## oak
==> flow/design.v (excerpt) <==
module array_mult_top (
    input             clk,
    input      [15:0] a,
    input      [15:0] b,
    output reg [31:0] p
);
For scale: about 680 cells after synthesis, about 65 I/O pins, roughly 0.0082 mm2 of cells after synthesis.
clock: 19.7 ns
lec_check: 0
cap_margin: 20
core_margin: 2
core_utilization: 72
place_density_lb_addon: 0.06
setup_slack_margin: 2.75
slew_margin: 20
tns_end_percent: 5
run.sh (not shown) runs the stock make flow with config.mk's settings and CLKGATE_MAP_FILE=.
Modified inputs, pine compared to oak
- an added CTS_CLUSTER_DIAMETER of 206
- an added ABC_AREA of 1
- a deleted TNS_END_PERCENT that had been 5
- a deleted SETUP_SLACK_MARGIN that had been 2.75
- a change of CORE_UTILIZATION from 72 to 71
- a change of the clock period (ns, I/O delays scaled along) from 19.7 to 16.1
==> results <==
- pine finished all stages; layout check result: FAIL, due to negative setup slack.
- Comparing pine and oak, the lower worst slack at placement was measured on pine.
- Going from oak to pine, wire length grew by a few percent.
- Setup slack, pine and oak, lower one = pine.
- The clock network area share was comparable across pine and oak.
- In the final reports, the cell area of pine is larger than that of oak.
diff inputs: pine => birch
- putting SETUP_SLACK_MARGIN at 4.62 where nothing was set
- swapping 0.06 for 0.01 in PLACE_DENSITY_LB_ADDON
- swapping 206 for 203 in CTS_CLUSTER_DIAMETER
- swapping 71 for 72 in CORE_UTILIZATION
- putting TNS_END_PERCENT at 40 where nothing was set
- putting CTS_CLUSTER_SIZE at 76 where nothing was set
==> results <==
Status birch: flow complete, layout not clean - negative setup slack. From pine to birch the numbers moved as follows: non-clock buffer count moved down, final estimated routing congestion in global placement has increased.
--- input diff birch..maple ---
- SETUP_SLACK_MARGIN: 4.62 -> 4.87
- TNS_END_PERCENT: 40 -> 5
- CTS_CLUSTER_SIZE: 76 -> unset
- PLACE_DENSITY_LB_ADDON: 0.01 -> 0.06
- CTS_CLUSTER_DIAMETER: 203 -> unset
- the clock period (ns, I/O delays scaled along): 16.1 -> 16.8
- [birch] flow finished | final checks: failed | reasons: negative setup slack
- In maple the implementation ran to completion but is not tape-out ready, as the final checks report negative setup slack.
- Final cell count essentially unchanged between maple and birch.
- Worst hold slack: maple vs birch down 0.0090 ns
- Higher final clock period utilization by the worst path among birch and maple: birch
- Taking birch as the reference, in maple global-route usage -1.4 points, global placement routability congestion +1.0%.
- Looking at least setup slack across all paths after layout, maple sits above birch.


## alpha
Starting RTL as in the previous note.
Settings: LEC_CHECK=0, ABC_AREA=1, CAP_MARGIN=25, CORE_MARGIN=2, CORE_UTILIZATION=72, CTS_CLUSTER_DIAMETER=204, CTS_CLUSTER_SIZE=25, GPL_ROUTABILITY_DRIVEN=0, GPL_TIMING_DRIVEN=1, MIN_ROUTING_LAYER=met1, PLACE_DENSITY_LB_ADDON=0.18, SLEW_MARGIN=15, TNS_END_PERCENT=95; clock period 16.4 ns.
Although it ran to completion, alpha produced a layout that fails the final checks because of setup timing.
Here is what was changed in the inputs of beta compared with alpha.
- a deleted ABC_AREA that had been 1
- a deleted GPL_TIMING_DRIVEN that had been 1
- a change of CORE_UTILIZATION from 72 to 71
- a change of CTS_CLUSTER_SIZE from 25 to 32
- a change of CAP_MARGIN from 25 to 20
- a deleted PLACE_DENSITY_LB_ADDON that had been 0.18
- a deleted MIN_ROUTING_LAYER that had been met1
- a deleted CTS_CLUSTER_DIAMETER that had been 204
- a deleted GPL_ROUTABILITY_DRIVEN that had been 0
- a change of SLEW_MARGIN from 15 to 20
- a deleted TNS_END_PERCENT that had been 95
- a change of the clock period (ns, I/O delays scaled along) from 16.4 to 16.1
==> comparison <==
Layout checks on beta: not met. Flow itself completed; violations: setup timing. In beta, iteration tally of the first detailed-router pass is lower than in alpha. Comparing beta and alpha, worst endpoint data arrival time is higher on beta. The core of beta is more densely filled than that of alpha. [beta] detailed placer's ending HPWL fell 14% relative to alpha. beta gives less height of the die than alpha did. In beta the flop share of the area turned out 0.37 points higher than in alpha. In the route summary, beta ends up with a via count below that of alpha. Number of I/O port buffers came out exactly the same in beta and alpha. Compared with alpha, beta shows routed wire length that has gone down by more than 10%.
The inputs of gamma differ from those of beta as listed below.
- clearing CTS_CLUSTER_SIZE, which used to be 32
- putting SETUP_SLACK_MARGIN at -0.57 where nothing was set
- putting CTS_CLUSTER_DIAMETER at 227 where nothing was set
- swapping 71 for 72 in CORE_UTILIZATION
- putting TNS_END_PERCENT at 40 where nothing was set
- putting PLACE_DENSITY_LB_ADDON at 0.01 where nothing was set
- putting ABC_AREA at 1 where nothing was set
To summarise gamma: no stage aborted, but the layout did not pass its checks, failing on setup timing.
beta completed end to end; final checks failed (setup timing).
Diff beta -> gamma | fill cell total of the finished layout | up by more than 10%
Looking at horizontal die size, gamma sits about 3% above beta.
Final area, gamma vs beta: up by a few percent
Going from beta to gamma, combined buffer and inverter count along the critical path went up; post-route fraction of the period consumed by the critical path now smaller; utilization decreased by 1.9 points relative to the old numbers; synthesized cell count now sits higher.
diff inputs: gamma => delta
- clearing PLACE_DENSITY_LB_ADDON, which used to be 0.01
- clearing SETUP_SLACK_MARGIN, which used to be -0.57
- clearing CTS_CLUSTER_DIAMETER, which used to be 227
- clearing TNS_END_PERCENT, which used to be 40
- putting PLACE_DENSITY at 0.6 where nothing was set
- swapping 16.1 for 18.9 in the clock period (ns, I/O delays scaled along)
### Flow results
Final checks on delta, whose flow otherwise completed, came back failing, citing setup timing. Changes observed in delta relative to gamma: final wirelength -about 13%, total of clock buffers placed in the layout +2, fraction of area in clock buffers and inverters +0.17 points. Taking gamma as the reference, in delta total negative slack for setup checks went up by 14.57 ns; final worst slack went up by 2.63 ns; die area was more or less identical. Relative to gamma, final cell count has decreased by 0.89% in delta. Measured against delta, the buffer count excluding the clock tree in the final layout of gamma comes out at 1.14 times the reference value. The met3 wire length reported for delta is smaller than that of gamma by about 10%.
diff inputs: delta => epsilon
- a change of CORE_UTILIZATION from 72 to 68
- a change of the clock period (ns, I/O delays scaled along) from 18.9 to 24.6
--- outcome ---
- From delta to epsilon, count of flip-flops and latches did not move at all.
- Per the final summary, epsilon finished and its layout is clean on timing, DRC and antenna.
- The startpoint of the worst setup timing path comes out a_q[1]$_DFF_P_ in one run and b_q[0]$_DFF_P_ in the other, namely in delta and epsilon respectively.
- Measured against each other, delta and epsilon differ in setup-violating endpoint count in the final report, the lower figure coming from epsilon.


## build 10
The RTL this note starts from:
==> flow/design.v <==
`timescale 1ns/1ps
module array_mult_top (
    input             clk,
    input      [15:0] a,
    input      [15:0] b,
    output reg [31:0] p
);
    reg  [15:0] a_q, b_q;
    wire [31:0] prod;
    array_multiplier u_mult (
        .in_A(a_q),
        .in_B(b_q),
        .prod_out(prod)
    );
    always @(posedge clk) begin
        a_q <= a;
        b_q <= b;
        p   <= prod;
    end
endmodule

`timescale 1ns/1ps
module array_multiplier (
    input  [15:0] in_A,
    input  [15:0] in_B,
    output [31:0] prod_out
);
    wire [15:0] pp [15:0];   
    genvar i, j;
    generate
        for (i = 0; i < 16; i = i + 1) begin : GEN_PP_ROW
            for (j = 0; j < 16; j = j + 1) begin : GEN_PP_COL
                assign pp[i][j] = in_A[j] & in_B[i];
            end
        end
    endgenerate
    wire [31:0] row_sum [15:0];
    wire [31:0] row_carry [15:0];
    assign row_sum[0]   = {16'b0, pp[0]};
    assign row_carry[0] = 32'b0;
    genvar r;
    generate
        for (r = 1; r < 16; r = r + 1) begin : ADDER_ROWS
            wire [31:0] shifted_pp = { {16 - r{1'b0}}, pp[r], {r{1'b0}} };
            adder32 ADD_STAGE (
                .in_a(row_sum[r-1]),
                .in_b(shifted_pp),
                .cin(1'b0),
                .sum(row_sum[r]),
                .cout(row_carry[r])
            );
        end
    endgenerate
    assign prod_out = row_sum[15];
endmodule
module adder32 (
    input  [31:0] in_a,
    input  [31:0] in_b,
    input         cin,
    output [31:0] sum,
    output        cout
);
    wire [31:0] carry;
    genvar k;
    full_adder FA0 (.a(in_a[0]), .b(in_b[0]), .cin(cin), .sum(sum[0]), .cout(carry[0]));
    generate
        for (k = 1; k < 32; k = k + 1) begin : FA_CHAIN
            full_adder FAi (.a(in_a[k]), .b(in_b[k]), .cin(carry[k-1]), .sum(sum[k]), .cout(carry[k]));
        end
    endgenerate
    assign cout = carry[31];
endmodule
module full_adder (
    input  a,
    input  b,
    input  cin,
    output sum,
    output cout
);
    assign sum  = a ^ b ^ cin;
    assign cout = (a & b) | (b & cin) | (a & cin);
endmodule
clock: 25.9 ns
lec_check: 0
cap_margin: 10
cell_pad_in_sites_detail_placement: 2
core_aspect_ratio: 1.18
core_margin: 2
core_utilization: 15
cts_cluster_diameter: 384
cts_cluster_size: 74
max_routing_layer: met4
min_routing_layer: met1
slew_margin: 15
tns_end_percent: 10
Build 10: all stages complete, timing, DRC and antenna checks passed
diff inputs: build 10 => build 26
Settings: a change of CORE_UTILIZATION from 15 to 70; a deleted CORE_ASPECT_RATIO that had been 1.18; a deleted CELL_PAD_IN_SITES_DETAIL_PLACEMENT that had been 2; an added SETUP_SLACK_MARGIN of -0.84; a deleted MIN_ROUTING_LAYER that had been met1; a change of SLEW_MARGIN from 15 to 20; a deleted CTS_CLUSTER_DIAMETER that had been 384; a deleted TNS_END_PERCENT that had been 10; a change of CTS_CLUSTER_SIZE from 74 to 15; a deleted MAX_ROUTING_LAYER that had been met4; a change of the clock period (ns, I/O delays scaled along) from 25.9 to 9.2.
--- outcome ---
Status | build 10 and build 26 | clean except build 26
The flow completed for build 26, but it is not clean: the layout still shows negative setup slack.
In the final reports, the cell area of build 26 is larger than that of build 10.
Build 26: total area of multi-input combinational cells higher than build 10
Build 26 vs build 10 — standard-cell row count dropped by more than half
In the metrics for build 10 and build 26, the one carrying the lower global-route usage is build 10.
Relative to build 10, met2 capacity usage during global routing has increased by 35 points in build 26.
Wire length of the first global-routing pass on build 26 is ahead of build 10.
Looking at setup slack, build 26 sits 14,760 ps lower than build 10 does.
The maximum operating frequency in build 26 was higher than what build 10 gave.
Inputs modified between build 26 and build 16:
Settings: changing CAP_MARGIN from 10 to 20; removing SETUP_SLACK_MARGIN (formerly -0.84); changing CORE_UTILIZATION from 70 to 40; removing CTS_CLUSTER_SIZE (formerly 15); setting PLACE_DENSITY to 0.6 for the first time; changing the clock period (ns, I/O delays scaled along) from 9.2 to 19.6.
Notes after the runs:
Build 16: PASS, flow complete, no timing, DRC or antenna violations
Area growth from synthesis to layout: lower on build 16
Cell count: build 16 higher than build 26
Summary of build 16 over build 26: data arrival time of the critical path climbed 340 ps; wire length dropped about 15%.
Cmp build 26 and build 16 / die area / lower: build 26
Compared with build 26, build 16 shows tap cell count higher by 89%.
Final non-filler cell area down about 2% in build 16 wrt build 26
Build 16 vs build 26, fraction of area in registers went up by 0.24 points.


Setup of v59:
Starts from the design.v that is shown in full above.
Settings: LEC_CHECK=0, CAP_MARGIN=5, CORE_MARGIN=2, CORE_UTILIZATION=70, CTS_CLUSTER_DIAMETER=380, CTS_CLUSTER_SIZE=15, SETUP_SLACK_MARGIN=2.36, SLEW_MARGIN=20, TNS_END_PERCENT=5; clock period 9.2 ns.
v59 -> stages 100% | layout checks FAIL | setup timing
Changes in v39 relative to v59:
- CORE_UTILIZATION: 70 -> 58
- CTS_CLUSTER_DIAMETER: 380 -> unset
- TNS_END_PERCENT: 5 -> unset
- CTS_CLUSTER_SIZE: 15 -> unset
- CAP_MARGIN: 5 -> 20
- SETUP_SLACK_MARGIN: 2.36 -> unset
- the clock period (ns, I/O delays scaled along): 9.2 -> 11.0
Notes after the runs:
Completing all stages was not enough for v39: its layout failed the final checks because of setup timing.
Fmax: v39 higher than v59
Diff v59 -> v39: endpoint required time on the critical path up 1790 ps, first-iteration DRC count went down by 35%.
Non-clock buffer count in v39 vs v59: down 1
Measured against v59, the die size of v39 comes out at 1.20 times the reference value.
Re final HPWL from detailed placement: v39 and v59 aren't equal, and the lower value belongs to v39.
The following lists how v50 was set up differently from v39:
- putting PLACE_DENSITY at 0.6 where nothing was set
- swapping 58 for 40 in CORE_UTILIZATION
- swapping 11.0 for 20.0 in the clock period (ns, I/O delays scaled along)
## What came out
v50 finished every step from synthesis to the final layout, and the layout passed the timing, DRC and antenna checks. Total of plain and repair buffers excluding clock buffers was higher in v39 than in v50. Delta (v50 minus v39): sequential cell count saw little to no change. Relative to v39, the global-route met1 utilization of v50 is lower by 9.3 points. Number of nets in the finished design in v50 is 23 lower than in v39. Across both runs, register share of the cell area was higher for v50 than for v39.
Inputs modified between v50 and v28:
- CTS_CLUSTER_SIZE newly set to 100
- CORE_ASPECT_RATIO newly set to 0.5
- CTS_CLUSTER_DIAMETER newly set to 322
- CORE_UTILIZATION changed from 40 to 53
- TNS_END_PERCENT newly set to 20
- ABC_AREA newly set to 0
- GPL_TIMING_DRIVEN newly set to 1
Notes after the runs:
Register-to-register setup slack in v28 is 70 ps above v50.
Comparing core utilization for v50 and v28, the bigger number came from v28.
Comparing the two runs side by side, v28 comes out behind v50 on HPWL after detailed placement.
| post-layout minimum cycle time | v28 vs v50 | better |
Compared with v50, v28 shows count of vias placed by the detailed router that has gone down slightly.
On wire length of the first global-routing pass, v28 does worse than v50.
Going from v50 to v28, number of tap cells inserted shrank by more than a quarter.
v50 ended up with met2 as its layer carrying the most global-route usage; v28 ended up with met1.
When v28 is set beside v50, its met3 wirelength from detailed routing turns out to be 45% larger.


RTL: the design.v shown in full above, as it stands there.
clock: 20.0 ns
lec_check: 0
cap_margin: 20
core_aspect_ratio: 0.5
core_margin: 8
core_utilization: 33
cts_cluster_diameter: 171
cts_cluster_size: 28
gpl_routability_driven: 0
place_density_lb_addon: 0.04
setup_slack_margin: -0.63
slew_margin: 20
tns_end_percent: 10
The first run passed the timing, DRC and antenna checks.
Edit:
- CORE_ASPECT_RATIO: 0.5 -> default
- CORE_MARGIN: 8 -> 2
- CORE_UTILIZATION: 33 -> 72
- CTS_CLUSTER_DIAMETER: 171 -> default
- CTS_CLUSTER_SIZE: 28 -> 14
- GPL_ROUTABILITY_DRIVEN: 0 -> default
- PLACE_DENSITY_LB_ADDON: 0.04 -> 0.03
- SETUP_SLACK_MARGIN: -0.63 -> 2.75
- TNS_END_PERCENT: 10 -> 5
Clock-buffer cell count does not change.
Core utilization grows by 47 points.
Routed wire length grows by 2.7%.
Via count goes up by 9.7%.
Edit:
- CELL_PAD_IN_SITES_DETAIL_PLACEMENT: default -> 2
- CELL_PAD_IN_SITES_GLOBAL_PLACEMENT: default -> 1
- CORE_UTILIZATION: 72 -> 40
- CTS_CLUSTER_SIZE: 14 -> 65
- MAX_ROUTING_LAYER: default -> met4
- PLACE_DENSITY: default -> 0.6
- PLACE_DENSITY_LB_ADDON: 0.03 -> default
- SETUP_SLACK_MARGIN: 2.75 -> default
- SLEW_MARGIN: 20 -> 5
- TNS_END_PERCENT: 5 -> default
=>
- synthesized area stays the same
- maximum frequency is lower by 1.6%
- clock-buffer cell count rose by 1
- global-route usage is lower by 9.2 points
- first-iteration DRC count went down by 60%
- flip-flop count is unchanged
- die size went up by 77%
Edit:
- ABC_AREA: default -> 1
- CELL_PAD_IN_SITES_DETAIL_PLACEMENT: 2 -> default
- CELL_PAD_IN_SITES_GLOBAL_PLACEMENT: 1 -> default
- CORE_ASPECT_RATIO: default -> 0.5
- CORE_UTILIZATION: 40 -> 53
- CTS_CLUSTER_DIAMETER: default -> 74
- CTS_CLUSTER_SIZE: 65 -> 100
- GPL_TIMING_DRIVEN: default -> 1
- MAX_ROUTING_LAYER: met4 -> default
- SLEW_MARGIN: 5 -> 20
- TNS_END_PERCENT: default -> 20
The new run went through all stages and came out clean.
Sequential share of layout area is lower by 0.23 points.
Utilization is higher by 12 points.
Worst setup slack improves by 0.14 ns.
Critical path depth is lower by 1.
Flip-flop count does not change.
First-iteration DRC count is higher to 2.6 times its value.
Cell count is higher by 18%.
Final area is higher by 1.2%.
Edit:
- ABC_AREA: 1 -> default
- CELL_PAD_IN_SITES_DETAIL_PLACEMENT: default -> 2
- CORE_ASPECT_RATIO: 0.5 -> 1.18
- CORE_UTILIZATION: 53 -> 40
- CTS_CLUSTER_DIAMETER: 74 -> default
- CTS_CLUSTER_SIZE: 100 -> default
- GPL_TIMING_DRIVEN: 1 -> default
- PLACE_DENSITY: 0.6 -> default
- SLEW_MARGIN: 20 -> 30
- TNS_END_PERCENT: 20 -> 10
Effect:
- This time the run finished but fails on setup timing
- clock-buffer cell count does not change
